`design/flow/config.mk`:
```
export PLATFORM = sky130hd
export DESIGN_NAME = top
export DESIGN_NICKNAME = top
export VERILOG_FILES = /design/flow/design.v
export SDC_FILE = /design/flow/constraint.sdc
export NUM_CORES = 4
export LEC_CHECK = 0
export CAP_MARGIN = 20
export CORE_MARGIN = 2
export CORE_UTILIZATION = 40
export SLEW_MARGIN = 20
```
`design/flow/run.sh`:
```
#!/bin/bash
# the make line also repeats each setting of config.mk as NAME=value (left out here)
make -C /OpenROAD-flow-scripts/flow DESIGN_CONFIG=/design/flow/config.mk WORK_HOME=/design/flow/orfs CLKGATE_MAP_FILE= finish
```
`design/flow/constraint.sdc`:
```
create_clock -name core_clock -period 9.87 [get_ports {clk}]
set_input_delay 1.9740 -clock core_clock [delete_from_list [all_inputs] [get_ports {clk}]]
set_output_delay 1.9740 -clock core_clock [all_outputs]
set_load 0.01 [all_outputs]
```
`design/flow/design.v`:
```
module processor(
input   clk,
input   rst,
input   inst_valid,
input   [63:0] p_rdata,
output  reg [31:0] p_wdata,
output  reg done
    );
parameter IDLE = 0;
parameter INST = 1;
parameter ADD  = 2;
parameter SUB  = 3;
parameter MUL  = 4;
parameter TRAN = 5;
parameter DET  = 6;
parameter DONE = 7;
reg [2:0] state,n_state;
reg [4:0] inst;
reg  [6:0] A_0,A_1,A_2,A_3,B_0,B_1,B_2,B_3;
always@(posedge clk or posedge rst) begin
    if(rst) begin
        state <= 0;
    end
    else begin
        state <= n_state;
    end
end
always@(*) begin
    case(state)
    IDLE:begin
        n_state =(inst_valid == 1)? INST : IDLE; 
    end
    INST:begin
        case(inst)
            5'b00001:   n_state = ADD;
            5'b00010:   n_state = SUB;
            5'b00100:   n_state = MUL;
            5'b01000:   n_state = TRAN;
            5'b10000:   n_state = DET;
            default:     n_state = IDLE;
        endcase
    end
    ADD:begin
        n_state = DONE;
    end
    SUB:begin
        n_state = DONE;
    end
    MUL:begin
        n_state = DONE;
    end
    TRAN:begin
        n_state = DONE;
    end
    DET:begin
        n_state = DONE;
    end
    DONE:begin
        n_state = IDLE;
    end
    default:begin
        n_state = IDLE;
    end
    endcase
end
always@(posedge clk) begin
    case(state)
    IDLE:begin
         p_wdata <= 0;
         done    <= 0;
         inst <= (inst_valid == 1)? p_rdata[60:56] : 5'd0;
         A_0  <= (inst_valid == 1)? p_rdata[6:0] : 7'd0;
         A_1  <= (inst_valid == 1)? p_rdata[13:7] : 7'd0;
         A_2  <= (inst_valid == 1)? p_rdata[20:14] : 7'd0;
         A_3  <= (inst_valid == 1)? p_rdata[27:21] : 7'd0;
         B_0  <= (inst_valid == 1)? p_rdata[34:28] : 7'd0;
         B_1  <= (inst_valid == 1)? p_rdata[41:35] : 7'd0;
         B_2  <= (inst_valid == 1)? p_rdata[48:42] : 7'd0;
         B_3  <= (inst_valid == 1)? p_rdata[55:49] : 7'd0;
    end
    INST:begin
    end
    ADD:begin
        p_wdata[6:0]   <= A_0 + B_0;
        p_wdata[13:7]  <= A_1 + B_1;
        p_wdata[20:14] <= A_2 + B_2;
        p_wdata[27:21] <= A_3 + B_3;
        p_wdata[31:28] <= 4'd0;
        done <= 1;
    end
    SUB:begin
        p_wdata[6:0]   <= A_0 - B_0;
        p_wdata[13:7]  <= A_1 - B_1;
        p_wdata[20:14] <= A_2 - B_2;
        p_wdata[27:21] <= A_3 - B_3;
        p_wdata[31:28] <= 4'd0;
        done <= 1;
    end
    MUL:begin
        p_wdata[6:0]     <= (A_0 * B_0) + (A_1 * B_2);
        p_wdata[13:7]    <= (A_0 * B_1) + (A_1 * B_3);
        p_wdata[20:14]   <= (A_2 * B_0) + (A_3 * B_2);
        p_wdata[27:21]   <= (A_2 * B_1) + (A_3 * B_3);
        p_wdata[31:28] <= 4'd0;
        done <= 1;
    end
    TRAN:begin
        p_wdata[6:0]     <= A_0;
        p_wdata[13:7]    <= A_2;
        p_wdata[20:14]   <= A_1;
        p_wdata[27:21]   <= A_3; 
        p_wdata[31:28] <= 4'd0;
        done <= 1;
    end
    DET:begin
        p_wdata[6:0]     <= (A_0 * A_3) - (A_1 * A_2);
        p_wdata[31:6] <= 25'd0;
        done <= 1;
    end
    DONE:begin
        done <= 0;
    end
    default:begin
        p_wdata <= 0;
        done    <= 0;
    end
    endcase
end
endmodule
module controller(
input clk,
input rst,
input done,
input  [31:0] p_wdata,
input  [31:0] b_rdata,
output reg [31:0] b_wdata,
output [63:0] p_rdata,
output reg [31:0] addr,
output reg inst_valid,
output reg [3:0] we,
output reg en
    );
parameter bram_base_addr   = 32'h00000000;  
parameter result_base_addr   =  32'h00000000 ; 
parameter RESET_1     = 0;
parameter RESET_2     = 1;
parameter IDLE      = 2;
parameter R_BEGIN_1 = 3;
parameter R_BEGIN_2 = 4;
parameter READ_1    = 5;
parameter READ_2    = 6;
parameter READ_3    = 7;
parameter READ_4    = 8;
parameter WAIT      = 9;
parameter WRITE_1   = 10;
parameter WRITE_2   = 11;
reg [31:0] data1,data2;
reg start;
reg [3:0]  state,n_state;
reg [31:0] counter_r,counter_w;
reg [31:0] count,count_goal;
assign   p_rdata = {data2,data1};
always@(posedge clk or posedge rst) begin
    if(rst) begin
        state <= RESET_1;
    end
    else begin
        state <= n_state;
    end
end
always@(*) begin
    case(state)
        RESET_1:begin
            n_state = RESET_2;
        end
        RESET_2:begin
            n_state = (count == count_goal)? IDLE : RESET_2;
        end
        IDLE:begin
            n_state = (start)? READ_1 : R_BEGIN_1;
        end
        R_BEGIN_1:begin
             n_state = R_BEGIN_2;
        end
        R_BEGIN_2:begin
             n_state = IDLE;
        end
        READ_1:begin
            n_state = READ_2;
        end
        READ_2:begin
            n_state = READ_3;
        end
        READ_3:begin
            n_state = READ_4;
        end
        READ_4:begin
            n_state = WAIT;
        end
        WAIT:begin
            n_state = (done)? WRITE_1 : WAIT;
        end
        WRITE_1:begin
            n_state = WRITE_2;
        end
        WRITE_2:begin
            n_state = IDLE;
        end 
        default: begin
            n_state = IDLE;
        end 
    endcase
end
always@(posedge clk) begin
    case(state)
        RESET_1:begin
            inst_valid <= 0;
            counter_r    <= 32'd4;
            counter_w    <= 32'd40;
            addr       <= 0;
            we         <= 4'h0;
            en         <= 0;
            start      <= 0;
            data1      <= 0;
            data2      <= 0;
            count      <= 0;
            count_goal <=15; 
            b_wdata    <= 0;
        end 
        RESET_2:begin
            en         <= (count == count_goal)? 1:0;
            count      <= (count == count_goal)? 0 : count +1;
        end
        IDLE:begin
            addr <= (start)? bram_base_addr + counter_r : bram_base_addr;
            we   <= 0;
        end
        R_BEGIN_1:begin
             addr <= addr;
        end
        R_BEGIN_2:begin
              start <= (b_rdata[31] == 1)? 1:0;
        end
        READ_1:begin
            addr <= addr;
            counter_r <= counter_r + 32'd4;
        end
        READ_2:begin
            data1  <= b_rdata;
            addr <= bram_base_addr + counter_r;
        end
        READ_3:begin
            addr <= addr;
            counter_r <= counter_r + 32'd4;
        end
        READ_4:begin
            data2  <= b_rdata;
            counter_r <= counter_r + 32'd4;
        end
        WAIT:begin
            inst_valid <= 1;
            b_wdata    <= (done == 1)? p_wdata : 0;
        end
        WRITE_1:begin
            inst_valid <= 0;
            addr <= result_base_addr + counter_w;
            we   <= 4'hf;
        end
        WRITE_2:begin
            counter_w    <= counter_w + 32'd4;
            we   <= 4'hf;
            start <= 0;
        end 
        default: begin
            inst_valid <= 0;
            counter_r    <= 32'd4;
            counter_w    <= 32'd40;
            addr       <= 0;
            we         <= 4'h0;
            en         <= 0;
            start      <= 0;
            data1      <= 0;
            data2      <= 0;
            count      <= 0;
            count_goal <=15; 
            b_wdata    <= 0;
        end 
    endcase
end
endmodule
`timescale 1ns / 1ps
module top(
input clk,
input rst,
input  [31:0] b_rdata,
output [31:0] b_wdata,
output [31:0] addr,
output [3:0] we,
output en,
output rstout
    );
wire inst_valid;
wire [63:0] p_rdata;
wire [31:0] p_wdata;
wire done;
assign rstout = ~rst;
processor po(
        .clk(clk),
        .rst(rstout),
        .inst_valid(inst_valid),
        .p_rdata(p_rdata),
        .p_wdata(p_wdata),
        .done(done)
    );
controller co(
        .clk(clk),
        .rst(rstout),
        .done(done),
        .p_wdata(p_wdata),
        .b_rdata(b_rdata),
        .b_wdata(b_wdata),   
        .p_rdata(p_rdata),
        .addr(addr),
        .inst_valid(inst_valid),
        .we(we),
        .en(en)
    );
endmodule
```
==> GITHUB_STEP_SUMMARY, run 1 <==
### Flow metrics

| Metric | Value |
|---|---|
| Synth-to-layout area growth | `13.42%` |
| Top cells, area | `edfxtp_1, ha_1, fa_1, and2_1, xnor2_1` |
| CP max FO | `16` |
| Synth logic family | `adder cells` |
| Sequential power share | `a little over half` |
| DR vias | `roughly 15000` |
| # Cells Yosys | `2020` |
| Yosys adder share | `between 10% and 20%` |
| Worst path buffer plus inverter count | `4` |
| Part of the cycle the worst path needs | `about three fifths` |
| Quantity of gates resized following cts | `0` |
| YS chip area | `22230 um^2` |
| Clock buffer depth | `3` |
| GRT Total Usage | `19.65%` |
| FF-to-FF Start | `po.A_0[2]$_SDFFCE_PN0P_` |
| Ys flops | `approximately 330` |
| Area leader, netlist | `edfxtp_1` |
| TNS Setup | `0 ps` |
| Yosys warning count | `2` |
| Worst Hold End | `co.state[1]$_DFF_PN0_` |
| Sequential fraction of the synthesis area | `a little over two fifths` |
| Hold buffers post-CTS | `0` |
| Xor/xnor share | `10.28%` |
| EDFF count, synth | `~310` |
| Final Hold Viols | `0` |
| Largest net degree at the start of global routing | `~66` |
| Critical-path top delay cell | `edfxtp_1` |
| Latency at later pin | `570 ps` |
| Area leader share | `41.20%` |
| Num CTS Buffers | `38` |
| Sw power | `753.3 uW` |
| CP delay by family, top | `adder cells` |
| Core Region | `54990 um^2` |
| CP arrival | `~6400 ps` |
| Hold crit path type | `reg -> reg` |
| Crit path launch type | `flip-flop` |
| Count leader, synth | `edfxtp_1` |
| Worst vdd rail ir drop | `about 0.15 mV` |
| FP Rows | `roughly 86` |
| Power Clock | `1370 uW` |
| Final non-filler cell total | `between 2000 and 3000` |
| Dpl cells | `around 2800` |
| Leak | `between 0.01 and 0.015 uW` |
| Diodes inserted | `0` |
| Clock slew seen by the registers of the worst setup and hold paths | `~60 ps` |
| Unrepaired setup endpoints after global routing | `false` |
| Number of remaining DRC errors | `0` |
| DRT Wirelength | `around 55 mm` |
| Status | `timing/DRC/antenna clean` |
| Reg2Reg Depth | `19` |
| PnR Total Power | `3216 uW` |
| Critical path origin | `po.A_0[2]$_SDFFCE_PN0P_` |
| Die width | `around 240 um` |
| Netlist cell types | `between 50 and 60` |
| Initial antenna violation count | `2` |
| Count of input and output buffers | `97` |
| Hold Crit Depth | `0` |
| HP Start | `co.state[11]$_DFF_PN0_` |
| Slew @ Worst Pin | `between 900 and 1000 ps` |
| R2R Path End | `po.p_wdata[6]$_DFFE_PP_` |
| Most frequent cells after synthesis | `edfxtp_1, and2_1, inv_1` |
| CP max stage delay | `between 600 and 700 ps` |
| Post-Syn Area | `roughly 22000 um^2` |
| Capture point of the worst path | `po.p_wdata[6]$_DFFE_PP_` |
| Pins Over Slew Limit | `0` |
| Antenna-violating nets left | `0` |
| Post-synthesis cell count | `about 2000` |
| Final min period | `~6000 ps` |
| Setup CP Type | `reg -> reg` |
| GRT overflow | `0` |
| Number of cells on the critical path | `19` |
| Worst R2R Setup Slack | `roughly 3800 ps` |
| FP Util | `40.43%` |
| Log Warnings | `33` |
| Clock share of power | `between 40 and 50%` |
| Post-synth ARST share | `about 6%` |
| Combinational gate power | `164 uW` |
| Max-cap viol count | `0` |
| Logic pwr share | `around 5%` |
| Routed len/inst | `roughly 19 um` |
| F_max | `between 150 and 200 MHz` |
| H-tree lvl count | `2` |
| Area fraction in and, or, nand and nor cells | `17.51%` |
| IO Count | `104` |
| Post-detail-place hpwl | `39.15 mm` |
| Power density over the cells | `127.6 nW/um^2` |
| Worst-path cell chain | `ha_1, fa_1, inv_1, fa_1, inv_1, fa_1, inv_1, fa_1, inv_1, fa_1, fa_1, ha_1, o21ai_0, o21bai_1, a21oi_1, xnor3_1, xor2_1, nand2_1, a22oi_1` |
| Postcts setup bufs | `0` |
| Fillers | `slightly above 5000` |
| Full die area | `approximately 57000 um^2` |
| Initial DRT Pass Iterations | `7` |
| Vias per inst | `roughly 5` |
| Rel. slew slack | `between 30% and 40%` |
| Total clock sinks | `around 330` |
| Seq pwr | `around 1700 uW` |
| WP data required | `approximately 10000 ps` |
| First-pass GRT wire length | `approximately 87 mm` |
| Average size of a mapped cell | `~11 um^2` |
| CP most frequent cell | `fa_1` |
| Routability congestion estimate | `between 0.9 and 1` |
| Top power group | `sequential cells` |
| Chip Height | `between 200 and 250 um` |
| Count of final setup violators | `0` |
| DRT iter0 DRCs | `roughly 940` |
| Complex Gates by Area | `approximately 5.6%` |
| Synth Flop Type | `edfxtp_1` |
| CTS tree | `yes` |
| Post-synth mux share | `0.1351%` |
| Vias in the first global route | `around 15000` |
| Fin nets | `between 2000 and 2500` |
| Root buf cell | `clkbuf_16` |
| Clock skew | `around 22 ps` |
| Switching share of power | `a little under a quarter` |
| CP Capture Type | `flip-flop` |
| P_int | `~2500 uW` |
[per-stage QoR]
stage | setup slack [ps] | hold slack [ps] | instance area [um^2] | util (%)
3_3_place_gp | 3926 | 402.0 | 24010 | 43.66
6_report | 3805 | 418.9 | 25220 | 45.86
3_5_place_dp | 3805 | 406.5 | 24010 | 43.66
5_1_grt | 3472 | 447.9 | 25220 | 45.86
2_1_floorplan | 4320 | 351.9 | 22250 | -
4_1_cts | 3804 | 421.5 | 25200 | 45.84
[per-layer routing]
metal,global-route usage (%),vias to the layer above,wire (um)
li1,-,6959,-
met1,26.44,7260,24520
met2,32.45,351,25950
met3,3.400,78,3068
met4,5.814,4,1343
met5,0,-,25
[cell type report]
| type | instances | area (um^2) | area share (%) |
|---|---|---|---|
| Clock buffer | 52 | 1023 | 4.059 |
| Clock inverter | 16 | 175.2 | 0.6947 |
| Inverter | 174 | 653.1 | 2.590 |
| Multi-Input combinational cell | 1431 | 11570 | 45.87 |
| Sequential cell | 325 | 9662 | 38.32 |
| Tap cell | 748 | 935.9 | 3.712 |
| Timing Repair Buffer | 127 | 1200 | 4.759 |
==> inputs of run 2 (changes only) <==
- ABC_AREA: unset -> 1
- CAP_MARGIN: 20 -> 25
- CORE_MARGIN: 2 -> 10
- CORE_UTILIZATION: 40 -> 17
- CTS_CLUSTER_DIAMETER: unset -> 247
- GPL_ROUTABILITY_DRIVEN: unset -> 0
- MAX_ROUTING_LAYER: unset -> met4
- PLACE_DENSITY_LB_ADDON: unset -> 0.17
- SETUP_SLACK_MARGIN: unset -> 0.38
- SLEW_MARGIN: 20 -> 40
- TNS_END_PERCENT: unset -> 25
- clock period: 9.87 -> 7.9 ns (I/O delays scaled with it)
==> run 2 against run 1 <==
  * Still clean
  * Maximum frequency rose by 5.0%
  * Hold slack improved by 1.7 ps
  * Synthesized cell count rose by 42%
  * Final cell count rose by 70%
  * Register-to-register slack got worse by 1700 ps
  * Critical path type unchanged
  * Critical endpoint unchanged
  * Largest cell class unchanged
==> GITHUB_STEP_SUMMARY, run 2 <==
### Flow metrics

| Metric | Value |
|---|---|
| IO Count | `104` |
| Hold Crit Depth | `0` |
| Post-Syn Area | `~24000 um^2` |
| Worst R2R Setup Slack | `between 2000 and 2500 ps` |
| Post-synth mux share | `0%` |
| FP Util | `17.14%` |
| Routed len/inst | `between 15 and 20 um` |
| Area fraction in and, or, nand and nor cells | `about a fifth` |
| Count leader, synth | `nand2_1` |
| Part of the cycle the worst path needs | `between 70% and 80%` |
| Antenna-violating nets left | `0` |
| Latency at later pin | `a little under 600 ps` |
| Worst-path cell chain | `ha_1, fa_1, inv_1, fa_1, inv_1, fa_1, inv_1, fa_1, inv_1, fa_1, fa_1, ha_1, nand2_1, inv_1, nand4_1, nand3_1, nand2_1, nand2_1, nand3_1, nand2_1, inv_1, nand2_1, nand3_1, a21oi_1` |
| H-tree lvl count | `2` |
| Root buf cell | `clkbuf_16` |
| Final instance area | `roughly 29000 um^2` |
| Rel. slew slack | `38.32%` |
| Xor/xnor share | `4.055%` |
| CTS tree | `yes` |
| CP Capture Type | `flip-flop` |
| CP max stage delay | `just over 700 ps` |
| # Cells Yosys | `between 2000 and 3000` |
| Number of remaining DRC errors | `0` |
| Setup CP Type | `reg -> reg` |
| CP max FO | `17` |
| Capture point of the worst path | `po.p_wdata[6]$_DFFE_PP_` |
| Die width | `between 300 and 400 um` |
| Pins Over Slew Limit | `0` |
| Vias per inst | `roughly 3.6` |
| Clock slew seen by the registers of the worst setup and hold paths | `around 60 ps` |
| Leak | `approximately 0.014 uW` |
| Worst vdd rail ir drop | `0.1224 mV` |
| Yosys adder share | `16.89%` |
| Top power group | `sequential cells` |
| Clock buffer depth | `3` |
| Synth logic family | `simple AND/OR/NAND/NOR gates` |
| Area leader, netlist | `edfxtp_1` |
| CP delay by family, top | `adder cells` |
| Cell area after placement | `27330 um^2` |
| Switching share of power | `25.33%` |
| Ys flops | `325` |
| Hold buffers post-CTS | `0` |
| Top cells, area | `edfxtp_1, nand2_1, inv_1, ha_1, fa_1` |
| Count of final setup violators | `0` |
| Hold crit path type | `reg -> reg` |
| Postcts setup bufs | `0` |
| Sw power | `~1100 uW` |
| Post-synthesis cell count | `roughly 2900` |
| Log Warnings | `33` |
| Reg2Reg Depth | `24` |
| Area leader share | `38.20%` |
| Full die area | `~160000 um^2` |
| Largest net degree at the start of global routing | `64` |
| Vias in the first global route | `approximately 18000` |
| Critical-path top delay cell | `edfxtp_1` |
| Yosys warning count | `2` |
| Critical path origin | `po.A_0[2]$_SDFFCE_PN0P_` |
| DR vias | `roughly 18000` |
| WP data required | `between 8000 and 9000 ps` |
| Synth-to-layout area growth | `20.16%` |
| Initial DRT Pass Iterations | `5` |
| Num CTS Buffers | `around 43` |
| Fin nets | `between 3000 and 4000` |
| Slew @ Worst Pin | `~930 ps` |
| Core Region | `approximately 140000 um^2` |
| YS chip area | `around 24000 um^2` |
| CP arrival | `slightly above 6000 ps` |
| P_int | `~3300 uW` |
| Most frequent cells after synthesis | `nand2_1, inv_1, edfxtp_1` |
| TNS Setup | `0 ps` |
| DRT iter0 DRCs | `~1000` |
| DRT Wirelength | `~80 mm` |
| Complex Gates by Area | `5.543%` |
| Post-detail-place hpwl | `just under 60 mm` |
| Unrepaired setup endpoints after global routing | `false` |
| Final Hold Viols | `0` |
| Sequential fraction of the synthesis area | `approximately two fifths` |
| First-pass GRT wire length | `119.8 mm` |
| Average size of a mapped cell | `approximately 8.4 um^2` |
| Combinational gate power | `roughly 310 uW` |
| Crit path launch type | `flip-flop` |
| EDFF count, synth | `approximately 300` |
| Clock skew | `20.85 ps` |
| Power density over the cells | `153.8 nW/um^2` |
| Fillers | `~16000` |
| Logic pwr share | `about 7%` |
| R2R Path End | `po.p_wdata[6]$_DFFE_PP_` |
| FP Rows | `137` |
| Clock share of power | `45.8%` |
| Initial antenna violation count | `8` |
| Worst Hold End | `co.state[5]$_DFF_PN0_` |
| Sequential power share | `between 40% and 50%` |
| GRT overflow | `0` |
| FF-to-FF Start | `po.A_0[2]$_SDFFCE_PN0P_` |
| Seq pwr | `2090 uW` |
| Number of cells on the critical path | `24` |
| Status | `timing/DRC/antenna clean` |
| F_max | `173.1 MHz` |
| Final min period | `slightly below 6000 ps` |
| Worst path buffer plus inverter count | `6` |
| Netlist cell types | `about 60` |
| Post-synth ARST share | `6.154%` |
| Count of input and output buffers | `slightly below 100` |
| Total clock sinks | `about 330` |
| Chip Height | `395.5 um` |
| HP Start | `co.state[8]$_DFF_PN0_` |
| Quantity of gates resized following cts | `0` |
| Synth Flop Type | `edfxtp_1` |
| Max-cap viol count | `0` |
| GRT Total Usage | `between 10% and 20%` |
| Power Clock | `between 2000 and 2500 uW` |
==> run 2: area by class of cell <==
| class | count | area [um^2] | share of cell area, % |
|---|---|---|---|
| well taps | 1876 | 2347 | 8.149 |
| multi-input cells | 1761 | 11370 | 39.47 |
| repair buffers | 147 | 1420 | 4.930 |
| flip-flops and latches | 325 | 9663 | 33.55 |
| diodes | 4 | 10.01 | 0.03475 |
| inverters | 686 | 2575 | 8.939 |
| clock inverters | 25 | 284.0 | 0.9860 |
| clock buffers | 54 | 1137 | 3.948 |
==> run 2: routing by layer <==
metal / up-vias / track usage [%] / share of wire, %
li1: 9096 / - / -
met5: - / - / 0
met4: 0 / 2.111 / 1.8
met3: 97 / 1.612 / 3.7
met1: 8355 / 13.13 / 47
met2: 247 / 17.14 / 48
==> run 2: stage by stage <==
stage                     power (uW)  std cells  setup WS [ps]  hold slack, ps  util (%)
after detailed placement        2443       4792           2090           407.6     19.54
after global routing            4645       4878           1780           442.9     20.59
after global placement          2430       4787           2120           406.1     19.47
after CTS                       4529       4871           2068           420.3     20.56
after floorplan                 2313       2871           2298           351.9         -
final                           4429       4878           2123           420.6     20.59
==> inputs of run 3 (changes only) <==
- ABC_AREA: 1 -> unset
- CAP_MARGIN: 25 -> 20
- CORE_MARGIN: 10 -> 2
- CORE_UTILIZATION: 17 -> 72
- CTS_CLUSTER_DIAMETER: 247 -> 29
- CTS_CLUSTER_SIZE: unset -> 36
- GPL_ROUTABILITY_DRIVEN: 0 -> 1
- PLACE_DENSITY: unset -> 0.42
- PLACE_DENSITY_LB_ADDON: 0.17 -> unset
- SETUP_SLACK_MARGIN: 0.38 -> -0.45
- SLEW_MARGIN: 40 -> 20
- TNS_END_PERCENT: 25 -> unset
- clock period: 7.9 -> 4.53 ns (I/O delays scaled with it)
==> run 3 against run 2 <==
  * Now fails the layout checks on setup timing
  * Wire length fell by 12%
  * Utilization increased by 68 points
  * Area after synthesis shrank 7.3%
  * Setup slack worse by 2900 ps
  * Clock power increased to 2.5 times the previous value
  * Power up 110%
  * Synthesized cell count shrank 29%
  * Count of clock-buffer cells in the layout increased by 19
  * Clock skew grew 50 ps
  * Register-to-register slack worse by 2900 ps
  * Final cell count shrank 45%
  * Largest power group is now the clock network
==> GITHUB_STEP_SUMMARY, run 3 <==
### Flow metrics

| Metric | Value |
|---|---|
| Critical-path top delay cell | `fa_1` |
| IO Count | `about 100` |
| Antenna-violating nets left | `0` |
| Xor/xnor share | `between 10% and 20%` |
| Crit path launch type | `flip-flop` |
| Root buf cell | `clkbuf_16` |
| Final non-filler cell total | `~2700` |
| FP Util | `~73%` |
| Area leader, netlist | `edfxtp_1` |
| Sw power | `about 2300 uW` |
| Sequential fraction of the synthesis area | `43.46%` |
| Sequential power share | `40.3%` |
| Critical path origin | `po.A_2[2]$_SDFFCE_PN0P_` |
| Part of the cycle the worst path needs | `117.5%` |
| Latency at later pin | `620 ps` |
| Area fraction in and, or, nand and nor cells | `around 18%` |
| Final min period | `5322 ps` |
| Pins Over Slew Limit | `0` |
| Met2 Usage GRT | `between 60 and 70%` |
| Worst path buffer plus inverter count | `5` |
| FP Rows | `between 60 and 70` |
| GRT met1 Usage | `53.49%` |
| Fillers | `between 1000 and 1500` |
| R2R Path End | `po.p_wdata[27]$_DFFE_PP_` |
| Capture point of the worst path | `po.p_wdata[27]$_DFFE_PP_` |
| DRT iter0 DRCs | `about 2200` |
| # Cells Yosys | `2020` |
| Clock buffer depth | `3` |
| CP delay by family, top | `adder cells` |
| Clock slew seen by the registers of the worst setup and hold paths | `50 ps` |
| Dpl cells | `2559` |
| Area leader share | `roughly two fifths` |
| CP max FO | `4` |
| CP max stage delay | `590 ps` |
| DRT Wirelength | `just under 70 mm` |
| Synth logic family | `adder cells` |
| Top power group | `the clock network` |
| CP arrival | `roughly 5600 ps` |
| Setup CP Type | `reg -> reg` |
| Worst Hold End | `co.state[1]$_DFF_PN0_` |
| Count of input and output buffers | `between 90 and 100` |
| Count of final setup violators | `13` |
| YS chip area | `around 22000 um^2` |
| CTS tree | `yes` |
| Final worst slack | `-792.2 ps` |
| Number of cells on the critical path | `18` |
| Worst-path cell chain | `buf_6, nand2_2, fa_1, fa_1, fa_1, inv_1, fa_1, inv_1, fa_1, fa_1, inv_2, ha_4, inv_1, o21bai_1, a21oi_1, xnor2_1, xnor2_1, o221ai_1` |
| DR vias | `approximately 17000` |
| Full die area | `between 30000 and 40000 um^2` |
| Total clock sinks | `between 300 and 400` |
| Vias in the first global route | `around 18000` |
| Fin Hold WS | `~430 ps` |
| F_max | `roughly 190 MHz` |
| CP most frequent cell | `fa_1` |
| HP Start | `co.state[11]$_DFF_PN0_` |
| Synth Flop Type | `edfxtp_1` |
| CP Capture Type | `flip-flop` |
| Met3 Resource Use GR | `8.874%` |
| Leak | `0.01127 uW` |
| Synth-to-layout area growth | `22.23%` |
| Unrepaired setup endpoints after global routing | `true` |
| Num CTS Buffers | `between 60 and 70` |
| Failed Checks | `setup timing` |
| Routed len/inst | `25.69 um` |
| Slew @ Worst Pin | `about 1200 ps` |
| Hold crit path type | `reg -> reg` |
| Top cells, area | `edfxtp_1, ha_1, fa_1, and2_1, xnor2_1` |
| Netlist cell types | `just under 60` |
| Number of remaining DRC errors | `0` |
| Post-detail-place hpwl | `between 40 and 50 mm` |
| Switching share of power | `roughly 25%` |
| Hold buffers post-CTS | `0` |
| Yosys adder share | `~18%` |
| EDFF count, synth | `305` |
| Ys flops | `325` |
| Yosys warning count | `2` |
| Seq pwr | `3750 uW` |
| Die width | `roughly 180 um` |
| Worst vdd rail ir drop | `approximately 0.58 mV` |
| Core Region | `slightly above 30000 um^2` |
| WP data required | `between 4000 and 5000 ps` |
| Rel. slew slack | `about 22%` |
| Initial DRT Pass Iterations | `9` |
| Most frequent cells after synthesis | `edfxtp_1, and2_1, inv_1` |
| Average size of a mapped cell | `11.01 um^2` |
| Post-synthesis cell count | `around 2000` |
| Fin nets | `between 2000 and 3000` |
| Combinational Area | `roughly 12000 um^2` |
| P_int | `6960 uW` |
| Complex Gates by Area | `under 10%` |
| Post-synth mux share | `0.1351%` |
| Most Crowded Layer GR | `met2` |
| Vias per inst | `about 6.5` |
| Combinational gate power | `roughly 390 uW` |
| Power density over the cells | `about 340 nW/um^2` |
| First-pass GRT wire length | `105.6 mm` |
| H-tree lvl count | `3` |
| Post-synth ARST share | `about 6%` |
| Reg2Reg Depth | `18` |
| Status | `finished with violations` |
| Post-Syn Area | `~22000 um^2` |
| Register area | `approximately 9700 um^2` |
| Diodes inserted | `0` |
| Clock skew | `~70 ps` |
| Final Hold Viols | `0` |
| Count leader, synth | `edfxtp_1` |
| GRT Total Usage | `about 44%` |
| Logic pwr share | `under 10%` |
| Max-cap viol count | `0` |
| Initial antenna violation count | `1` |
| Chip Height | `around 180 um` |
| Hold Crit Depth | `0` |
| Worst R2R Setup Slack | `-790 ps` |
| Power Clock | `~5200 uW` |
| Routability congestion estimate | `0.9769` |
| Log Warnings | `38` |
| FF-to-FF Start | `po.A_2[2]$_SDFFCE_PN0P_` |
| Largest net degree at the start of global routing | `between 60 and 70` |
| GRT overflow | `0` |
| Clock share of power | `~56%` |
-- run 3: stage by stage --
| step | setup TNS, ps | power [uW] | worst slack (ps) | instance area [um^2] | util [%] |
|---|---|---|---|---|---|
| after detailed placement | -5664 | 4086 | -729.0 | 24440 | 80.11 |
| after global routing | -8213 | 9476 | -1006 | 27170 | 89.07 |
| after floorplan | -3661 | 3923 | -718.9 | 22350 | - |
| final | -6353 | 9292 | -792.2 | 27170 | 89.07 |
| after CTS | -5576 | 9249 | -713.6 | 26950 | 88.32 |
| after global placement | -4815 | 4048 | -640.9 | 24440 | 80.11 |
-- run 3: what timing repair did --
item,in CTS,in global routing
pin swaps,24,44
endpoints found under the setup margin,8,10
resized,19,49
buffers inserted,12,6
-- run 3: metal layers --
| metal | part of all wire, % | routed length [um] |
|---|---|---|
| met1 | 35 | 24010 |
| met2 | 47 | 32500 |
| met3 | 11 | 7491 |
| met4 | 7.5 | 5169 |
| met5 | 0 | 0 |
-- run 3: final cells by class --
type / count / area share, %
inverter: 174 / 2.404
sequential: 325 / 35.56
clock buffer: 73 / 6.285
multi-input combinational: 1431 / 43.64
clock inverter: 49 / 2.454
timing repair buffer: 245 / 7.832
tap: 396 / 1.823
==> inputs of run 4 (changes only) <==
- ABC_AREA: unset -> 1
- CTS_CLUSTER_DIAMETER: 29 -> 63
- CTS_CLUSTER_SIZE: 36 -> unset
- GPL_ROUTABILITY_DRIVEN: 1 -> unset
- MAX_ROUTING_LAYER: met4 -> unset
- PLACE_DENSITY: 0.42 -> unset
- PLACE_DENSITY_LB_ADDON: unset -> 0.24
- SETUP_SLACK_MARGIN: -0.45 -> -0.3
- clock period: 4.53 -> 4.16 ns (I/O delays scaled with it)
==> run 4 against run 3 <==
  * The layout still fails its checks (setup timing)
  * Count of clock-buffer cells in the layout shrank 25
  * Non-clock buffer count grew 20
  * Critical endpoint unchanged
  * Combinational power grew 52%
  * Clock power shrank 36%
==> GITHUB_STEP_SUMMARY, run 4 <==
### Flow metrics

| Metric | Value |
|---|---|
| WP data required | `approximately 4500 ps` |
| Xor/xnor share | `4.055%` |
| Fillers | `1791` |
| Area leader, netlist | `edfxtp_1` |
| Failed Checks | `setup timing` |
| CP Capture Type | `flip-flop` |
| Top power group | `sequential cells` |
| Max-cap viol count | `0` |
| Sequential power share | `between 50% and 60%` |
| CP arrival | `between 5000 and 6000 ps` |
| Netlist cell types | `~60` |
| Sw power | `approximately 1900 uW` |
| Hold Crit Depth | `0` |
| Number of remaining DRC errors | `0` |
| Worst-path cell chain | `buf_4, nand2_4, fa_2, fa_2, fa_1, inv_1, fa_1, inv_2, fa_1, fa_1, inv_2, ha_4, nand2_1, inv_1, nand4_1, nand3_2, xor2_2, inv_1, nand3_1, nand3_1, nand3_1, nand2_1` |
| PnR Total Power | `~7900 uW` |
| Vias per inst | `about 5.8` |
| H-tree lvl count | `2` |
| Fin Hold WS | `402.6 ps` |
| Largest net degree at the start of global routing | `65` |
| Critical-path top delay cell | `fa_2` |
| Hold crit path type | `reg -> reg` |
| Part of the cycle the worst path needs | `127.4%` |
| Most frequent cells after synthesis | `nand2_1, inv_1, edfxtp_1` |
| Worst R2R Setup Slack | `-1140 ps` |
| Count of input and output buffers | `97` |
| Power Clock | `3300 uW` |
| Leak | `roughly 0.014 uW` |
| Routed len/inst | `around 19 um` |
| DR vias | `just over 20000` |
| Final Hold Viols | `0` |
| GRT Total Usage | `between 30% and 40%` |
| Cell area after placement | `26350 um^2` |
| Crit path launch type | `flip-flop` |
| Total clock sinks | `approximately 330` |
| Post-synth ARST share | `6.154%` |
| Worst vdd rail ir drop | `approximately 0.49 mV` |
| DRT iter0 DRCs | `about 2200` |
| R2R Path End | `po.p_wdata[27]$_DFFE_PP_` |
| CP max stage delay | `roughly 600 ps` |
| FP Rows | `roughly 66` |
| Synth Flop Type | `edfxtp_1` |
| Rel. slew slack | `about 31%` |
| Area fraction in and, or, nand and nor cells | `20.63%` |
| Routability congestion estimate | `0.9711` |
| Yosys adder share | `16.89%` |
| Count leader, synth | `nand2_1` |
| Clock skew | `~32 ps` |
| Post-synth mux share | `0%` |
| Switching share of power | `about a quarter` |
| Synth-to-layout area growth | `16.82%` |
| Average size of a mapped cell | `roughly 8.4 um^2` |
| Clock buffer depth | `3` |
| Count of final setup violators | `17` |
| Logic pwr share | `between 7 and 8%` |
| Status | `finished with violations` |
| Final instance area | `28010 um^2` |
| Clock slew seen by the registers of the worst setup and hold paths | `around 60 ps` |
| Complex Gates by Area | `5.543%` |
| Synth logic family | `simple AND/OR/NAND/NOR gates` |
| Num CTS Buffers | `37` |
| GRT overflow | `0` |
| Worst Hold End | `co.state[5]$_DFF_PN0_` |
| Area leader share | `between 30% and 40%` |
| First-pass GRT wire length | `107.3 mm` |
| Initial DRT Pass Iterations | `9` |
| Final worst slack | `-1140 ps` |
| Reg2Reg Depth | `22` |
| P_int | `around 5900 uW` |
| Antenna-violating nets left | `0` |
| Final min period | `roughly 5300 ps` |
| F_max | `~190 MHz` |
| YS chip area | `23970 um^2` |
| Fin nets | `roughly 3400` |
| Die width | `between 150 and 200 um` |
| CP max FO | `5` |
| Setup CP Type | `reg -> reg` |
| Clock share of power | `between 40% and 50%` |
| Ys flops | `between 300 and 400` |
| Yosys warning count | `2` |
| Slew @ Worst Pin | `1040 ps` |
| Sequential fraction of the synthesis area | `about two fifths` |
| Top cells, area | `edfxtp_1, nand2_1, inv_1, ha_1, fa_1` |
| Capture point of the worst path | `po.p_wdata[27]$_DFFE_PP_` |
| Full die area | `around 35000 um^2` |
| Pins Over Slew Limit | `0` |
| # Cells Yosys | `around 2900` |
| CP delay by family, top | `adder cells` |
| Root buf cell | `clkbuf_16` |
| FP Util | `~73%` |
| Log Warnings | `36` |
| Initial antenna violation count | `3` |
| Post-Syn Area | `23970 um^2` |
| Post-detail-place hpwl | `48.36 mm` |
| Worst path buffer plus inverter count | `6` |
| Seq pwr | `roughly 4000 uW` |
| Critical path origin | `po.A_2[2]$_SDFFCE_PN0P_` |
| Latency at later pin | `approximately 560 ps` |
| IO Count | `104` |
| Number of cells on the critical path | `22` |
| DRT Wirelength | `a little under 70 mm` |
| HP Start | `co.state[8]$_DFF_PN0_` |
| Post-synthesis cell count | `about 2900` |
| CP most frequent cell | `fa_1` |
| Core Region | `around 33000 um^2` |
| Chip Height | `~190 um` |
| Power density over the cells | `~280 nW/um^2` |
| FF-to-FF Start | `po.A_2[2]$_SDFFCE_PN0P_` |
| Unrepaired setup endpoints after global routing | `true` |
| EDFF count, synth | `around 300` |
| Combinational gate power | `around 590 uW` |
| CTS tree | `yes` |
| Vias in the first global route | `about 21000` |
==> run 4: per-stage QoR <==
stage                     worst slack, ps  std cells  utilization, %  setup TNS, ps
after floorplan                     -1034       2871               -          -9812
after global placement             -970.2       3458           80.57          -9306
after detailed placement            -1110       3458           80.57         -11220
after CTS                           -1081       3539           85.01         -10580
after global routing                -1281       3545           85.63         -13260
final                               -1140       3546           85.64         -11050
==> run 4: cell type report <==
| cell class | count | area [um^2] | area share (%) |
|---|---|---|---|
| antenna | 1 | 2.502 | 0.008935 |
| clock buffer | 48 | 1008 | 3.601 |
| clock inverter | 18 | 209.0 | 0.7461 |
| inverter | 686 | 2575 | 9.194 |
| multi-input combinational | 1761 | 11670 | 41.67 |
| sequential | 325 | 9662 | 34.50 |
| tap | 442 | 553.0 | 1.975 |
| timing repair buffer | 265 | 2326 | 8.305 |
==> run 4: timing repair <==
action | in CTS | in global routing
pin swaps | 18 | 13
buffers inserted | 15 | 7
hold buffers | 0 | 0
endpoints found under the setup margin | 12 | 16
resized | 34 | 44
==> run 4: per-layer routing <==
layer / GRT usage (%) / routed length (um)
met5: 0 / 0
met4: 24.30 / 4678
met3: 7.410 / 6274
met2: 66.81 / 32790
met1: 46.70 / 24580
==> inputs of run 5 (changes only) <==
- CORE_UTILIZATION: 72 -> 57
- CTS_CLUSTER_DIAMETER: 63 -> unset
- GPL_ROUTABILITY_DRIVEN: unset -> 1
- MAX_ROUTING_LAYER: unset -> met4
- PLACE_DENSITY_LB_ADDON: 0.24 -> unset
- SETUP_SLACK_MARGIN: -0.3 -> unset
- clock period: 4.16 -> 3.11 ns (I/O delays scaled with it)
==> run 5 against run 4 <==
  * Register-to-register slack got worse by 1000 ps
  * Die size rose by 26%
  * Wire length fell by 5.6%
  * Area after synthesis did not move
  * Still fails the layout checks on setup timing
  * Utilization fell by 15 points
  * Critical endpoint is now po.p_wdata[6]$_DFFE_PP_
==> GITHUB_STEP_SUMMARY, run 5 <==
### Flow metrics

| Metric | Value |
|---|---|
| Initial antenna violation count | `5` |
| Final Hold Viols | `0` |
| Complex Gates by Area | `under 10%` |
| WP data required | `approximately 3400 ps` |
| FP Util | `57.41%` |
| CP most frequent cell | `inv_2` |
| Clock buffer depth | `3` |
| Chip Height | `209.1 um` |
| Slew @ Worst Pin | `roughly 860 ps` |
| Routed len/inst | `around 17 um` |
| CP max stage delay | `around 530 ps` |
| Sequential fraction of the synthesis area | `~40%` |
| Setup CP Type | `reg -> reg` |
| Count of final setup violators | `20` |
| FP Rows | `75` |
| Max-cap viol count | `0` |
| DRT iter0 DRCs | `approximately 1400` |
| Status | `finished with violations` |
| Clock share of power | `a little over two fifths` |
| CP Capture Type | `flip-flop` |
| Post-Syn Area | `roughly 24000 um^2` |
| F_max | `around 190 MHz` |
| Top power group | `sequential cells` |
| Clock skew | `slightly above 30 ps` |
| Critical-path top delay cell | `fa_2` |
| Synth-to-layout area growth | `22.66%` |
| Logic pwr share | `roughly 7.0%` |
| IO Count | `roughly 100` |
| Yosys warning count | `2` |
| Synth Flop Type | `edfxtp_1` |
| Full die area | `43710 um^2` |
| PnR Total Power | `between 10000 and 15000 uW` |
| CP arrival | `~5600 ps` |
| FF-to-FF Start | `po.B_0[2]$_SDFFCE_PN0P_` |
| Log Warnings | `38` |
| Unrepaired setup endpoints after global routing | `true` |
| R2R Path End | `po.p_wdata[6]$_DFFE_PP_` |
| Rel. slew slack | `between 40% and 50%` |
| Area leader share | `a little under two fifths` |
| Netlist cell types | `about 60` |
| HP Start | `co.state[8]$_DFF_PN0_` |
| Ys flops | `roughly 330` |
| Sw power | `2571 uW` |
| Fin nets | `3425` |
| Switching share of power | `between 20% and 30%` |
| Critical path origin | `po.B_0[2]$_SDFFCE_PN0P_` |
| Latency at later pin | `about 570 ps` |
| Post-synth mux share | `0%` |
| Most frequent cells after synthesis | `nand2_1, inv_1, edfxtp_1` |
| TNS Setup | `-26830 ps` |
| Sequential power share | `approximately half` |
| Fin Hold WS | `408.4 ps` |
| Count of input and output buffers | `97` |
| Reg2Reg Depth | `26` |
| Post-detail-place hpwl | `about 48 mm` |
| Worst vdd rail ir drop | `0.6360 mV` |
| # Cells Yosys | `around 2900` |
| Xor/xnor share | `4.055%` |
| YS chip area | `23970 um^2` |
| Core Region | `41760 um^2` |
| Synth logic family | `simple AND/OR/NAND/NOR gates` |
| Number of cells on the critical path | `26` |
| Final worst slack | `-2178 ps` |
| Fillers | `3230` |
| Power Clock | `4560 uW` |
| First-pass GRT wire length | `102.4 mm` |
| Hold Crit Depth | `0` |
| Top cells, area | `edfxtp_1, nand2_1, inv_1, ha_1, fa_1` |
| Final instance area | `about 29000 um^2` |
| Yosys adder share | `roughly 17%` |
| Power density over the cells | `between 300 and 400 nW/um^2` |
| Crit path launch type | `flip-flop` |
| Area fraction in and, or, nand and nor cells | `around a fifth` |
| CP delay by family, top | `adder cells` |
| Average size of a mapped cell | `between 8 and 9 um^2` |
| Failed Checks | `setup timing` |
| Post-synthesis cell count | `2865` |
| Final min period | `about 5300 ps` |
| Register area | `slightly below 10000 um^2` |
| CP max FO | `3` |
| Number of remaining DRC errors | `0` |
| Combinational Area | `around 12000 um^2` |
| Vias per inst | `approximately 5.2` |
| Routability congestion estimate | `roughly 0.95` |
| Leak | `0.01474 uW` |
| H-tree lvl count | `2` |
| Seq pwr | `approximately 5300 uW` |
| Worst Hold End | `co.state[5]$_DFF_PN0_` |
| Die width | `between 200 and 250 um` |
| Largest net degree at the start of global routing | `65` |
| Worst path buffer plus inverter count | `8` |
| Hold buffers post-CTS | `0` |
| Hold crit path type | `reg -> reg` |
| Cell area after placement | `26840 um^2` |
| Total clock sinks | `between 300 and 400` |
| Initial DRT Pass Iterations | `5` |
| Root buf cell | `clkbuf_16` |
| Vias in the first global route | `19419` |
| Count leader, synth | `nand2_1` |
| GRT Total Usage | `between 30% and 40%` |
| Area leader, netlist | `edfxtp_1` |
| P_int | `8032 uW` |
| DR vias | `around 19000` |
| Post-synth ARST share | `6.154%` |
| Num CTS Buffers | `36` |
| CTS tree | `yes` |
| Capture point of the worst path | `po.p_wdata[6]$_DFFE_PP_` |
| Final Util | `70.42%` |
| DRT Wirelength | `64.49 mm` |
| Combinational gate power | `approximately 740 uW` |
| Worst R2R Setup Slack | `-2180 ps` |
| Pins Over Slew Limit | `0` |
| Antenna-violating nets left | `0` |
| Clock slew seen by the registers of the worst setup and hold paths | `70 ps` |
| Part of the cycle the worst path needs | `170.0%` |
| GRT overflow | `0` |
| EDFF count, synth | `~310` |
## run 5: per-stage QoR
stage	std cells	setup WS [ps]
floorplan	2871	-2084
global placement	3589	-2052
detailed placement	3589	-2098
CTS	3675	-2060
global route	3699	-2406
finish	3700	-2178
## run 5: metal layers
metal	global-route usage, %	up-vias	wire length (um)
met5	-	-	0
met4	9.286	0	2040
met3	4.328	126	3719
met2	51.91	516	31440
met1	38.65	9238	27290
li1	-	9431	-
## run 5: layout make-up
| class | instances | share of cell area (%) |
|---|---|---|
| Multi-Input combinational cell | 1761 | 41.92 |
| Sequential cell | 325 | 32.86 |
| Timing Repair Buffer | 318 | 9.812 |
| Inverter | 686 | 8.800 |
| Clock buffer | 39 | 3.174 |
| Tap cell | 539 | 2.294 |
| Clock inverter | 26 | 1.089 |
| Antenna cell | 6 | 0.05106 |
## run 5: repair_timing
| item | 4_1_cts | 5_1_grt |
|---|---|---|
| setup buffers | 22 | 21 |
| resized | 122 | 96 |
| pin swaps | 78 | 77 |
| setup endpoints to repair | 20 | 20 |
==> inputs of run 6 (changes only) <==
- ABC_AREA: 1 -> unset
- CORE_UTILIZATION: 57 -> 56
- CTS_CLUSTER_SIZE: unset -> 20
- GPL_ROUTABILITY_DRIVEN: 1 -> unset
- MAX_ROUTING_LAYER: met4 -> unset
- clock period: 3.11 -> 3.17 ns (I/O delays scaled with it)
==> run 6 against run 5 <==
  * Still fails the layout checks on setup timing
  * Via count shrank 18%
  * Critical path depth down 6
  * Global-route usage is 0.60 points lower
  * Sequential power is 1% lower
  * Largest power group unchanged
  * Count of clock-buffer cells in the layout rose by 6
  * Combinational power shrank 31%
  * Area after synthesis down 7.3%
  * Register-to-register slack improved by 98 ps
  * Flip-flop count unchanged
==> GITHUB_STEP_SUMMARY, run 6 <==
### Flow metrics

| Metric | Value |
|---|---|
| Synth Flop Type | `edfxtp_1` |
| PnR Total Power | `around 10000 uW` |
| # Cells Yosys | `2020` |
| Critical path origin | `po.B_0[2]$_SDFFCE_PN0P_` |
| Diodes inserted | `0` |
| Root buf cell | `clkbuf_16` |
| Part of the cycle the worst path needs | `165.6%` |
| Num CTS Buffers | `36` |
| Reg2Reg Depth | `20` |
| WP data required | `approximately 3500 ps` |
| Post-synth mux share | `less than 1%` |
| Vias in the first global route | `between 15000 and 20000` |
| GRT Total Usage | `30.15%` |
| Antenna-violating nets left | `0` |
| Ys flops | `325` |
| Setup CP Type | `reg -> reg` |
| R2R Path End | `po.p_wdata[6]$_DFFE_PP_` |
| Synth-to-layout area growth | `23.92%` |
| Die width | `203.2 um` |
| Pins Over Slew Limit | `0` |
| Full die area | `approximately 41000 um^2` |
| CP arrival | `approximately 5600 ps` |
| Clock slew seen by the registers of the worst setup and hold paths | `approximately 70 ps` |
| Seq pwr | `about 5200 uW` |
| DRT iter0 DRCs | `1096` |
| Worst vdd rail ir drop | `0.7403 mV` |
| Yosys adder share | `between 10% and 20%` |
| Combinational gate power | `roughly 510 uW` |
| Log Warnings | `38` |
| Post-synthesis cell count | `between 2000 and 2500` |
| Area leader share | `around two fifths` |
| Switching share of power | `approximately 23%` |
| Initial DRT Pass Iterations | `7` |
| Most frequent cells after synthesis | `edfxtp_1, and2_1, inv_1` |
| Average size of a mapped cell | `around 11 um^2` |
| EDFF count, synth | `~300` |
| Leak | `0.01117 uW` |
| YS chip area | `between 20000 and 25000 um^2` |
| Post-synth ARST share | `6.154%` |
| Clock skew | `22.40 ps` |
| Worst path buffer plus inverter count | `5` |
| Area fraction in and, or, nand and nor cells | `approximately 18%` |
| GRT overflow | `0` |
| Slew @ Worst Pin | `approximately 1000 ps` |
| Final instance area | `about 28000 um^2` |
| Core Region | `approximately 40000 um^2` |
| Worst Hold End | `co.state[9]$_DFF_PN0_` |
| CP max stage delay | `around 530 ps` |
| Rel. slew slack | `between 30% and 40%` |
| IO Count | `104` |
| Post-detail-place hpwl | `~44 mm` |
| Fin nets | `between 2000 and 3000` |
| Routed len/inst | `21.50 um` |
| FP Rows | `about 72` |
| Critical-path top delay cell | `fa_1` |
| Final Hold Viols | `0` |
| Power Clock | `~4300 uW` |
| Chip Height | `between 200 and 250 um` |
| CP Capture Type | `flip-flop` |
| Number of cells on the critical path | `20` |
| Post-Syn Area | `~22000 um^2` |
| CP delay by family, top | `adder cells` |
| First-pass GRT wire length | `between 90 and 100 mm` |
| Failed Checks | `setup timing` |
| CP most frequent cell | `fa_1` |
| Top cells, area | `edfxtp_1, ha_1, fa_1, and2_1, xnor2_1` |
| Hold Crit Depth | `1` |
| Yosys warning count | `2` |
| Status | `finished with violations` |
| H-tree lvl count | `2` |
| CTS tree | `yes` |
| Xor/xnor share | `about a tenth` |
| DR vias | `around 16000` |
| F_max | `between 150 and 200 MHz` |
| Power density over the cells | `between 300 and 400 nW/um^2` |
| Sequential fraction of the synthesis area | `43.46%` |
| Routability congestion estimate | `0.9055` |
| Crit path launch type | `flip-flop` |
| Initial antenna violation count | `2` |
| Netlist cell types | `roughly 58` |
| Complex Gates by Area | `about 5.6%` |
| Worst-path cell chain | `buf_4, ha_4, fa_1, inv_1, fa_1, inv_2, fa_1, inv_1, fa_2, inv_2, fa_1, fa_1, ha_4, o21ai_2, o21bai_1, a21oi_1, xnor3_1, xor2_1, nand2_1, a22oi_2` |
| Top power group | `sequential cells` |
| Count of final setup violators | `20` |
| Final worst slack | `-2081 ps` |
| DRT Wirelength | `61.12 mm` |
| FF-to-FF Start | `po.B_0[2]$_SDFFCE_PN0P_` |
| Largest net degree at the start of global routing | `about 64` |
| Sw power | `2325 uW` |
| CP max FO | `2` |
| Latency at later pin | `between 500 and 600 ps` |
| Fillers | `about 2900` |
| HP Start | `co.start$_DFFE_PN_` |
| Unrepaired setup endpoints after global routing | `true` |
| Number of remaining DRC errors | `0` |
| Clock share of power | `42.6%` |
| Cell area after placement | `approximately 25000 um^2` |
| Clock buffer depth | `3` |
| Max-cap viol count | `0` |
| Logic pwr share | `under 10%` |
| Count of input and output buffers | `a little under 100` |
| Final min period | `around 5300 ps` |
| Synth logic family | `adder cells` |
| Worst R2R Setup Slack | `-2080 ps` |
| Area leader, netlist | `edfxtp_1` |
| Capture point of the worst path | `po.p_wdata[6]$_DFFE_PP_` |
| Vias per inst | `5.549` |
| Sequential power share | `between 50% and 60%` |
| DP Worst Slack | `-2129 ps` |
| P_int | `7696 uW` |
| Hold buffers post-CTS | `0` |
| FP Util | `between 50% and 60%` |
| Total clock sinks | `approximately 330` |
| Count leader, synth | `edfxtp_1` |
| Hold crit path type | `reg -> reg` |
run 6: area by class of cell:
type / count / area [um^2] / share of cell area [%]
tap: 518 / 648.1 / 2.353
sequential: 325 / 9662 / 35.07
clock inverter: 18 / 230.2 / 0.8357
timing repair buffer: 332 / 2909 / 10.56
clock buffer: 45 / 955.9 / 3.470
inverter: 174 / 653.1 / 2.371
multi-input combinational: 1431 / 12490 / 45.34
run 6: repair_timing:
item                       in CTS  in global routing
setup buffers                  24                 19
pin swaps                      56                 51
cloned                          1                  0
gates resized                  92                 51
setup endpoints to repair      20                 21
run 6: through the flow:
step                setup TNS, ps  std cells  util, %  hold slack [ps]
floorplan                  -22310       2026        -            338.4
global placement           -27090       2743    65.18            412.5
detailed placement         -27660       2743    65.18            425.7
CTS                        -25730       2828    69.78            418.9
global route               -29340       2843    70.79            437.5
finish                     -26990       2843    70.79            416.7
run 6: routing by layer:
metal	track usage, %	wire [um]
met3	3.771	3561
met5	0	12
met1	40.30	25670
met2	49.39	29000
met4	13.92	2879
==> inputs of run 7 (changes only) <==
- CAP_MARGIN: 20 -> 0
- CORE_UTILIZATION: 56 -> 57
- CTS_CLUSTER_SIZE: 20 -> 92
- GPL_ROUTABILITY_DRIVEN: unset -> 1
- GPL_TIMING_DRIVEN: unset -> 0
- clock period: 3.17 -> 6.96 ns (I/O delays scaled with it)
==> run 7 against run 6 <==
  * The run now finishes clean
  * Utilization down 5.3 points
  * Global-route usage down 0.22 points
  * Critical path depth down 2
  * Hold slack better by 4.3 ps
  * Count of clock-buffer cells in the layout down 1
  * Critical path type unchanged
  * Largest cell class unchanged
  * Largest power group unchanged
==> GITHUB_STEP_SUMMARY, run 7 <==
### Flow metrics

| Metric | Value |
|---|---|
| Top cells, area | `edfxtp_1, ha_1, fa_1, and2_1, xnor2_1` |
| DRT iter0 DRCs | `963` |
| First-pass GRT wire length | `just over 90 mm` |
| Synth-to-layout area growth | `13.51%` |
| Count leader, synth | `edfxtp_1` |
| Worst vdd rail ir drop | `0.2239 mV` |
| Initial DRT Pass Iterations | `7` |
| Initial antenna violation count | `2` |
| Power density over the cells | `~180 nW/um^2` |
| Power Clock | `approximately 1800 uW` |
| IO Count | `about 100` |
| Area leader share | `41.20%` |
| CP arrival | `7020 ps` |
| Crit path launch type | `flip-flop` |
| Log Warnings | `35` |
| Critical-path top delay cell | `edfxtp_1` |
| Complex Gates by Area | `under 10%` |
| Antenna-violating nets left | `0` |
| Status | `timing/DRC/antenna clean` |
| Final non-filler cell total | `approximately 2700` |
| R2R Path End | `po.p_wdata[13]$_DFFE_PP_` |
| EDFF count, synth | `around 300` |
| Most frequent cells after synthesis | `edfxtp_1, and2_1, inv_1` |
| Hold Crit Depth | `0` |
| Count of input and output buffers | `between 90 and 100` |
| HP Start | `co.state[4]$_DFF_PN0_` |
| CP Capture Type | `flip-flop` |
| CP delay by family, top | `adder cells` |
| FP Util | `between 50% and 60%` |
| Hold crit path type | `reg -> reg` |
| CP max FO | `11` |
| Number of cells on the critical path | `18` |
| Chip Height | `201.5 um` |
| Hold buffers post-CTS | `0` |
| Synth logic family | `adder cells` |
| CP most frequent cell | `fa_1` |
| Post-synthesis cell count | `2020` |
| Routability congestion estimate | `between 0.9 and 1` |
| Rel. slew slack | `between 30 and 40%` |
| FP Rows | `between 70 and 80` |
| Clock skew | `between 20 and 30 ps` |
| FF-to-FF Start | `po.A_1[1]$_SDFFCE_PN0P_` |
| Die width | `approximately 200 um` |
| WP data required | `~7200 ps` |
| GRT overflow | `0` |
| F_max | `~150 MHz` |
| Leak | `0.01026 uW` |
| Worst path buffer plus inverter count | `4` |
| Pins Over Slew Limit | `0` |
| Unrepaired setup endpoints after global routing | `false` |
| Synth Flop Type | `edfxtp_1` |
| Switching share of power | `about 23%` |
| Average size of a mapped cell | `roughly 11 um^2` |
| Yosys warning count | `2` |
| DR vias | `about 15000` |
| Worst R2R Setup Slack | `between 150 and 200 ps` |
| Setup CP Type | `reg -> reg` |
| Routed len/inst | `approximately 22 um` |
| Vias in the first global route | `15924` |
| Combinational gate power | `245 uW` |
| Full die area | `40600 um^2` |
| Final Hold Viols | `0` |
| YS chip area | `~22000 um^2` |
| Worst-path cell chain | `clkbuf_1, and2_1, fa_1, ha_1, ha_1, fa_1, inv_1, fa_1, fa_1, inv_1, ha_1, o21ai_0, o21bai_1, a21oi_1, xnor3_1, xnor2_1, a222oi_1, inv_1` |
| Number of remaining DRC errors | `0` |
| Vias per inst | `5.624` |
| Root buf cell | `clkbuf_16` |
| Critical path origin | `po.A_1[1]$_SDFFCE_PN0P_` |
| Sequential power share | `53.8%` |
| Reg2Reg Depth | `18` |
| Post-Syn Area | `~22000 um^2` |
| H-tree lvl count | `2` |
| CP max stage delay | `approximately 870 ps` |
| Core Region | `a little under 40000 um^2` |
| Post-detail-place hpwl | `45.02 mm` |
| Sw power | `1016 uW` |
| P_int | `3439 uW` |
| Netlist cell types | `around 58` |
| Num CTS Buffers | `35` |
| Total clock sinks | `around 330` |
| Yosys adder share | `18.21%` |
| # Cells Yosys | `2020` |
| Sequential fraction of the synthesis area | `43.46%` |
| Dpl cells | `approximately 2700` |
| Latency at later pin | `about 550 ps` |
| DRT Wirelength | `a little under 60 mm` |
| Clock slew seen by the registers of the worst setup and hold paths | `roughly 60 ps` |
| Area fraction in and, or, nand and nor cells | `17.51%` |
| Ys flops | `approximately 330` |
| Clock buffer depth | `3` |
| Count of final setup violators | `0` |
| Capture point of the worst path | `po.p_wdata[13]$_DFFE_PP_` |
| Post-synth ARST share | `approximately 6.2%` |
| Fin Hold WS | `~420 ps` |
| Part of the cycle the worst path needs | `between 90 and 100%` |
| CTS tree | `yes` |
| Largest net degree at the start of global routing | `about 67` |
| Logic pwr share | `around 5.5%` |
| Final min period | `6767 ps` |
| Seq pwr | `approximately 2400 uW` |
| Area leader, netlist | `edfxtp_1` |
| Worst Hold End | `co.state[10]$_DFF_PN0_` |
| Top power group | `sequential cells` |
| GRT Total Usage | `between 20 and 30%` |
| Slew @ Worst Pin | `around 950 ps` |
| Fin nets | `2474` |
| Max-cap viol count | `0` |
| Clock share of power | `roughly two fifths` |
| Xor/xnor share | `10.28%` |
| Post-synth mux share | `less than 1%` |
[run 7: layout make-up]
type                            instances  area (um^2)
Fill cell                            3111        13320
Multi-Input combinational cell       1431        11570
Sequential cell                       325         9666
Timing Repair Buffer                  115         1172
Clock buffer                           44        919.6
Inverter                              174        653.1
Tap cell                              518        648.1
Buffer                                 95        414.1
Clock inverter                         20        186.4
Antenna cell                            1        2.502
[run 7: routing by layer]
metal	vias to the layer above	wire, um	GRT usage (%)
li1	7114	-	-
met1	7543	24340	38.38
met2	512	28910	51.13
met3	143	3277	4.211
met4	2	2456	12.63
met5	-	13	0
[run 7: timing repair]
item                       CTS  global route
gates resized                2             6
buffers inserted             0             3
setup endpoints to repair    3             2
pin swaps                    0             0
gates cloned                 0             0
[run 7: through the flow]
step | TNS (ps) | utilization (%) | area [um^2] | total power (uW) | worst slack (ps)
after global routing | 0 | 65.44 | 25230 | 4603 | 47.82
after global placement | -229.9 | 61.92 | 23870 | 2646 | -144.7
after CTS | 0 | 65.38 | 25210 | 4476 | 85.40
after floorplan | 0 | - | 22250 | 2554 | 1410
final | 0 | 65.45 | 25240 | 4455 | 193.3
after detailed placement | -279.7 | 62.51 | 24100 | 2674 | -178.9
==> inputs of run 8 (changes only) <==
- CAP_MARGIN: 0 -> 15
- CELL_PAD_IN_SITES_GLOBAL_PLACEMENT: unset -> 0
- CORE_ASPECT_RATIO: unset -> 1.76
- CORE_MARGIN: 2 -> 9
- CORE_UTILIZATION: 57 -> 22
- CTS_CLUSTER_SIZE: 92 -> 64
- GPL_ROUTABILITY_DRIVEN: 1 -> unset
- GPL_TIMING_DRIVEN: 0 -> unset
- HOLD_SLACK_MARGIN: unset -> 0.03
- MAX_ROUTING_LAYER: unset -> met4
- MIN_ROUTING_LAYER: unset -> met2
- SETUP_SLACK_MARGIN: unset -> 0.35
- TNS_END_PERCENT: unset -> 65
- clock period: 6.96 -> 6.0 ns (I/O delays scaled with it)
==> run 8 against run 7 <==
  * Clock power increased by about 10%
  * Combinational power increased by 11%
  * Count of clock-buffer cells in the layout decreased by 2
  * Register-to-register slack improved by 360 ps
  * Still clean
  * Power increased by 13%
  * Utilization decreased by 39 points
==> GITHUB_STEP_SUMMARY, run 8 <==
### Flow metrics

| Metric | Value |
|---|---|
| Status | `timing/DRC/antenna clean` |
| Final Hold Viols | `0` |
| Routability congestion estimate | `about 1.0` |
| Unrepaired setup endpoints after global routing | `true` |
| Fin nets | `2446` |
| Number of remaining DRC errors | `0` |
| CP arrival | `5760 ps` |
| Part of the cycle the worst path needs | `about nine tenths` |
| DP Worst Slack | `about 400 ps` |
| Count of final setup violators | `0` |
| Top power group | `sequential cells` |
| Hold buffers post-CTS | `0` |
| Clock slew seen by the registers of the worst setup and hold paths | `80 ps` |
| Seq pwr | `about 2800 uW` |
| Initial antenna violation count | `2` |
| CP delay by family, top | `adder cells` |
| Hold Crit Depth | `1` |
| TNS Setup | `0 ps` |
| YS chip area | `between 20000 and 25000 um^2` |
| Clock skew | `between 50 and 60 ps` |
| Top cells, area | `edfxtp_1, ha_1, fa_1, and2_1, xnor2_1` |
| DR vias | `a little over 20000` |
| Critical-path top delay cell | `o211ai_1` |
| Number of cells on the critical path | `15` |
| FP Util | `between 20% and 30%` |
| Post-synth mux share | `less than 1%` |
| Ys flops | `~330` |
| R2R Path End | `po.p_wdata[4]$_SDFFCE_PN0P_` |
| Post-synthesis cell count | `roughly 2000` |
| Worst vdd rail ir drop | `about 0.23 mV` |
| Clock buffer depth | `3` |
| Power Clock | `roughly 2000 uW` |
| Combinational gate power | `around 270 uW` |
| CP max stage delay | `around 730 ps` |
| Chip Height | `~440 um` |
| Num CTS Buffers | `31` |
| Switching share of power | `about 25%` |
| FP Rows | `about 150` |
| Setup CP Type | `reg -> reg` |
| Xor/xnor share | `between 10% and 20%` |
| Worst R2R Setup Slack | `550 ps` |
| IO Count | `about 100` |
| Pins Over Slew Limit | `0` |
| Post-Syn Area | `22230 um^2` |
| Count of input and output buffers | `97` |
| H-tree lvl count | `1` |
| Rel. slew slack | `30.35%` |
| Most frequent cells after synthesis | `edfxtp_1, and2_1, inv_1` |
| Post-synth ARST share | `just over 6%` |
| Yosys warning count | `2` |
| Leak | `0.01038 uW` |
| Netlist cell types | `roughly 58` |
| Area leader, netlist | `edfxtp_1` |
| Sw power | `~1200 uW` |
| Sequential fraction of the synthesis area | `between 40 and 50%` |
| Average size of a mapped cell | `roughly 11 um^2` |
| FF-to-FF Start | `po.A_0[2]$_SDFFCE_PN0P_` |
| Full die area | `about 110000 um^2` |
| WP data required | `roughly 6300 ps` |
| Vias in the first global route | `around 23000` |
| Worst Hold End | `co.state[9]$_DFF_PN0_` |
| Yosys adder share | `between 15 and 20%` |
| Synth Flop Type | `edfxtp_1` |
| Area fraction in and, or, nand and nor cells | `about 18%` |
| Final min period | `approximately 5500 ps` |
| Final worst slack | `roughly 550 ps` |
| First-pass GRT wire length | `roughly 110 mm` |
| Vias per inst | `between 5 and 6` |
| Power density over the cells | `roughly 190 nW/um^2` |
| Root buf cell | `clkbuf_16` |
| Complex Gates by Area | `5.594%` |
| Die width | `between 200 and 300 um` |
| Routed len/inst | `roughly 22 um` |
| Worst path buffer plus inverter count | `4` |
| Capture point of the worst path | `po.p_wdata[4]$_SDFFCE_PN0P_` |
| Slew @ Worst Pin | `around 1000 ps` |
| P_int | `3806 uW` |
| Synth logic family | `adder cells` |
| Area leader share | `41.20%` |
| Sequential power share | `between 50% and 60%` |
| Worst-path cell chain | `ha_4, fa_1, inv_1, fa_1, inv_1, fa_1, inv_1, fa_1, inv_1, fa_1, fa_1, ha_1, o21ai_2, o21ai_1, o211ai_1` |
| Count leader, synth | `edfxtp_1` |
| Crit path launch type | `flip-flop` |
| HP Start | `co.start$_DFFE_PN_` |
| GRT overflow | `0` |
| Final instance area | `26460 um^2` |
| Initial DRT Pass Iterations | `21` |
| Reg2Reg Depth | `15` |
| CP Capture Type | `flip-flop` |
| Antenna-violating nets left | `0` |
| Log Warnings | `34` |
| Logic pwr share | `roughly 5.4%` |
| F_max | `about 180 MHz` |
| CP most frequent cell | `fa_1` |
| Clock share of power | `roughly 40%` |
| Max-cap viol count | `0` |
| Critical path origin | `po.A_0[2]$_SDFFCE_PN0P_` |
| Total clock sinks | `between 300 and 400` |
| Largest net degree at the start of global routing | `around 67` |
| DRT Wirelength | `~76 mm` |
| EDFF count, synth | `305` |
| Post-detail-place hpwl | `about 53 mm` |
| DRT iter0 DRCs | `~4100` |
| Synth-to-layout area growth | `19.02%` |
| GRT Total Usage | `between 20% and 30%` |
| CTS tree | `yes` |
| Fillers | `about 11000` |
| # Cells Yosys | `slightly above 2000` |
| Hold crit path type | `reg -> reg` |
| Core Region | `100200 um^2` |
| Cell area after placement | `about 25000 um^2` |
| CP max FO | `3` |
| Latency at later pin | `roughly 650 ps` |
## run 8: stage by stage
| stage | hold WS (ps) | utilization, % | instances | total power [uW] |
|---|---|---|---|---|
| after floorplan | 351.9 | - | 2026 | 2962 |
| after global placement | 402.9 | 25.04 | 3426 | 3081 |
| after detailed placement | 401.4 | 25.04 | 3426 | 3087 |
| after CTS | 420.0 | 26.03 | 3483 | 5081 |
| after global routing | 450.0 | 26.39 | 3505 | 5233 |
| final | 417.4 | 26.41 | 3513 | 5053 |
## run 8: area by class of cell
class,count,area [um^2],area share [%]
Multi-Input combinational cell,1431,11730,44.34
Timing Repair Buffer,186,1724,6.516
Inverter,174,653.1,2.468
Antenna cell,14,35.03,0.1324
Clock buffer,42,857.1,3.239
Sequential cell,325,9663,36.52
Clock inverter,15,136.4,0.5154
Tap cell,1326,1659,6.270
## run 8: routing by layer
metal / wire length [um] / track usage, % / vias to the layer above
met4: 8855 / 5.809 / 0
li1: - / - / 7038
met3: 27240 / 23.48 / 715
met5: 0 / - / -
met2: 40080 / 25.72 / 5635
met1: 0 / - / 7271
## run 8: timing repair
| action | CTS | global route |
|---|---|---|
| resized | 0 | 41 |
| endpoints found under the setup margin | 0 | 5 |
| buffers inserted | 0 | 13 |
Power figures rest on the tool's default switching activity, not on a simulated workload.
